## north
// processor
module processor(a,b,instruction,clk,rst,y);
    input [31:0] a,b;
    input [31:0] instruction;
    input clk, rst;
    wire [31:0] rs1, rs2;
    output [31:0] y;
    wire [31:0] rd;
    wire [4:0] rs1_address, rs2_address, rd_address;
    wire [6:0] opcode, p;
    wire [2:0] func;
    wire [3:0] cs;
    instruction_decoder id(instruction,opcode,clk,p,func,rs1_address,rs2_address,rd_address);
    register_bank rg(a,b,rs1_address,rs2_address,rd_address,rd,rs1,rs2,rst,clk);
    controller cn(p,func,cs);
    alu ar(rs1,rs2,cs,rd,y);
endmodule
clock: 7.0 ns
lec_check: 0
abc_area: 1
cap_margin: 20
cell_pad_in_sites_global_placement: 1
core_aspect_ratio: 0.5
core_margin: 2
core_utilization: 39
cts_cluster_diameter: 361
cts_cluster_size: 100
slew_margin: 20
tns_end_percent: 25
run.sh (not shown) runs the stock make flow with config.mk's settings and CLKGATE_MAP_FILE=.
north ran to completion and came out clean on the timing, design-rule and antenna checks.
Here is what was changed in the inputs of south compared with north.
# north
export LEC_CHECK = 0
export ABC_AREA = 1
export CAP_MARGIN = 20
export CELL_PAD_IN_SITES_GLOBAL_PLACEMENT = 1
export CORE_ASPECT_RATIO = 0.5
export CORE_MARGIN = 2
export CORE_UTILIZATION = 39
export CTS_CLUSTER_DIAMETER = 361
export CTS_CLUSTER_SIZE = 100
export SLEW_MARGIN = 20
export TNS_END_PERCENT = 25
create_clock -name core_clock -period 7.0 [get_ports {clk}]
# south
export LEC_CHECK = 0
export CAP_MARGIN = 20
export CORE_MARGIN = 2
export CORE_UTILIZATION = 58
export SLEW_MARGIN = 20
create_clock -name core_clock -period 5.74 [get_ports {clk}]
Results
Of the two values seen for cell with the largest stage delay on the worst path, sky130_fd_sc_hd__buf_6 was produced by south and sky130_fd_sc_hd__clkdlybuf4s50_1 by north.
From north to south the numbers moved as follows: total routed wirelength shrank by 18 mm, worst setup slack after placement shrank by 0.88 ns, global-route met3 utilization grew by 2.5 points, aggregate global routing overflow held steady, final standard cell count with taps included and fillers excluded shrank by 36%.
south reports its class of the most critical setup path as flop to primary output while north reports input pin to primary output.
Relative to north, the via count of south is lower by 2,921.
The lower standby leakage power of south and north is in south.
In south, global-route usage is higher than in north.
Final instance area down about 9% in south wrt north
Sum of internal, switching and leakage power (higher): south
The inputs of east differ from those of south as listed below.
# south
export LEC_CHECK = 0
export CAP_MARGIN = 20
export CORE_MARGIN = 2
export CORE_UTILIZATION = 58
export SLEW_MARGIN = 20
create_clock -name core_clock -period 5.74 [get_ports {clk}]
# east
export LEC_CHECK = 0
export ABC_AREA = 0
export CAP_MARGIN = 20
export CORE_ASPECT_RATIO = 0.66
export CORE_MARGIN = 2
export CORE_UTILIZATION = 58
export CTS_CLUSTER_DIAMETER = 42
export GPL_ROUTABILITY_DRIVEN = 1
export GPL_TIMING_DRIVEN = 1
export MAX_ROUTING_LAYER = met4
export SETUP_SLACK_MARGIN = 0.74
export SLEW_MARGIN = 35
create_clock -name core_clock -period 4.39 [get_ports {clk}]
==> results <==
The flow ended early for east: it failed with a tool error in 5_1_grt. [compare] base=south new=east: number of gates resized after cts went up 351; post-CTS repair timing setup buffer count saw an increase; starting density of the core moved up; post-placement cell count now larger. Chip area of east is on par with south. Going from south to east, horizontal die dimension grew by more than 10%. Between south and east, the flow reports placed wire-length estimate after detailed placement increasing by more than 10%. The total cell area at the placement stage in east sits 12% above the value recorded for south. Compared with south, in east sink count of the clock tree barely changed; share of async-settable or async-resettable flops after synthesis barely changed.

Starting RTL as in the previous note.
==> flow/config.mk <==
export PLATFORM = sky130hd
export DESIGN_NAME = processor
export DESIGN_NICKNAME = processor
export VERILOG_FILES = /design/flow/design.v
export SDC_FILE = /design/flow/constraint.sdc
export NUM_CORES = 4
export LEC_CHECK = 0
export CAP_MARGIN = 20
export CORE_MARGIN = 2
export CORE_UTILIZATION = 55
export CTS_CLUSTER_DIAMETER = 41
export SETUP_SLACK_MARGIN = 0.74
export SLEW_MARGIN = 20
export TNS_END_PERCENT = 5
==> flow/constraint.sdc <==
create_clock -name core_clock -period 4.47 [get_ports {clk}]
set_input_delay 0.8940 -clock core_clock [delete_from_list [all_inputs] [get_ports {clk}]]
set_output_delay 0.8940 -clock core_clock [all_outputs]
set_load 0.01 [all_outputs]
The starting point completed, yet does not pass: negative setup slack.
==> next run, changes <==
- ABC_AREA: unset -> 1
- CELL_PAD_IN_SITES_GLOBAL_PLACEMENT: unset -> 1
- CORE_UTILIZATION: 55 -> 39
- CTS_CLUSTER_DIAMETER: 41 -> 389
- CTS_CLUSTER_SIZE: unset -> 100
- SETUP_SLACK_MARGIN: 0.74 -> -0.59
- TNS_END_PERCENT: 5 -> 25
- clock period: 4.47 -> 7.0 ns (I/O delays scaled with it)
=> The changed run finished with timing, DRC and antenna clean; cell area is lower by about 5.6%; clock-buffer cell count goes down by 1; power falls by about 43%.
==> next run, changes <==
- ABC_AREA: 1 -> unset
- CELL_PAD_IN_SITES_GLOBAL_PLACEMENT: 1 -> unset
- CORE_UTILIZATION: 39 -> 40
- CTS_CLUSTER_DIAMETER: 389 -> unset
- CTS_CLUSTER_SIZE: 100 -> unset
- SETUP_SLACK_MARGIN: -0.59 -> unset
- TNS_END_PERCENT: 25 -> unset
Effect:
- The new run produced a clean layout
- total power drops by 3.6%
- synthesized cell count came out lower by 36%
- non-clock buffer count is higher by 19
- design area drops by 9.1%
- utilization goes up by 2.7 points
- setup slack gets worse by 380 ps
- wire length is lower by 25%
==> next run, changes <==
- SETUP_SLACK_MARGIN: unset -> 0.94
- clock period: 7.0 -> 6.27 ns (I/O delays scaled with it)
Result: The changed run passed the timing, design-rule and antenna checks. Wire length rose by 2.1%. Sequential share of layout area came out lower by 0.81 points. Cell count goes up by 2.3%. Hold slack got worse by 150 ps.
==> next run, changes <==
- ABC_AREA: unset -> 1
- CORE_UTILIZATION: 40 -> 72
- CTS_CLUSTER_DIAMETER: unset -> 223
- MAX_ROUTING_LAYER: unset -> met4
- SETUP_SLACK_MARGIN: 0.94 -> unset
- clock period: 6.27 -> 4.55 ns (I/O delays scaled with it)
Now the flow finished but fails on negative setup slack.
Worst hold slack degrades by 340 ps.
Count of clock-buffer cells in the layout goes up by 1.
Non-clock buffer count shrinks by 46.
Global-route usage rises by 29 points.
Power and IR drop assume default switching activity.
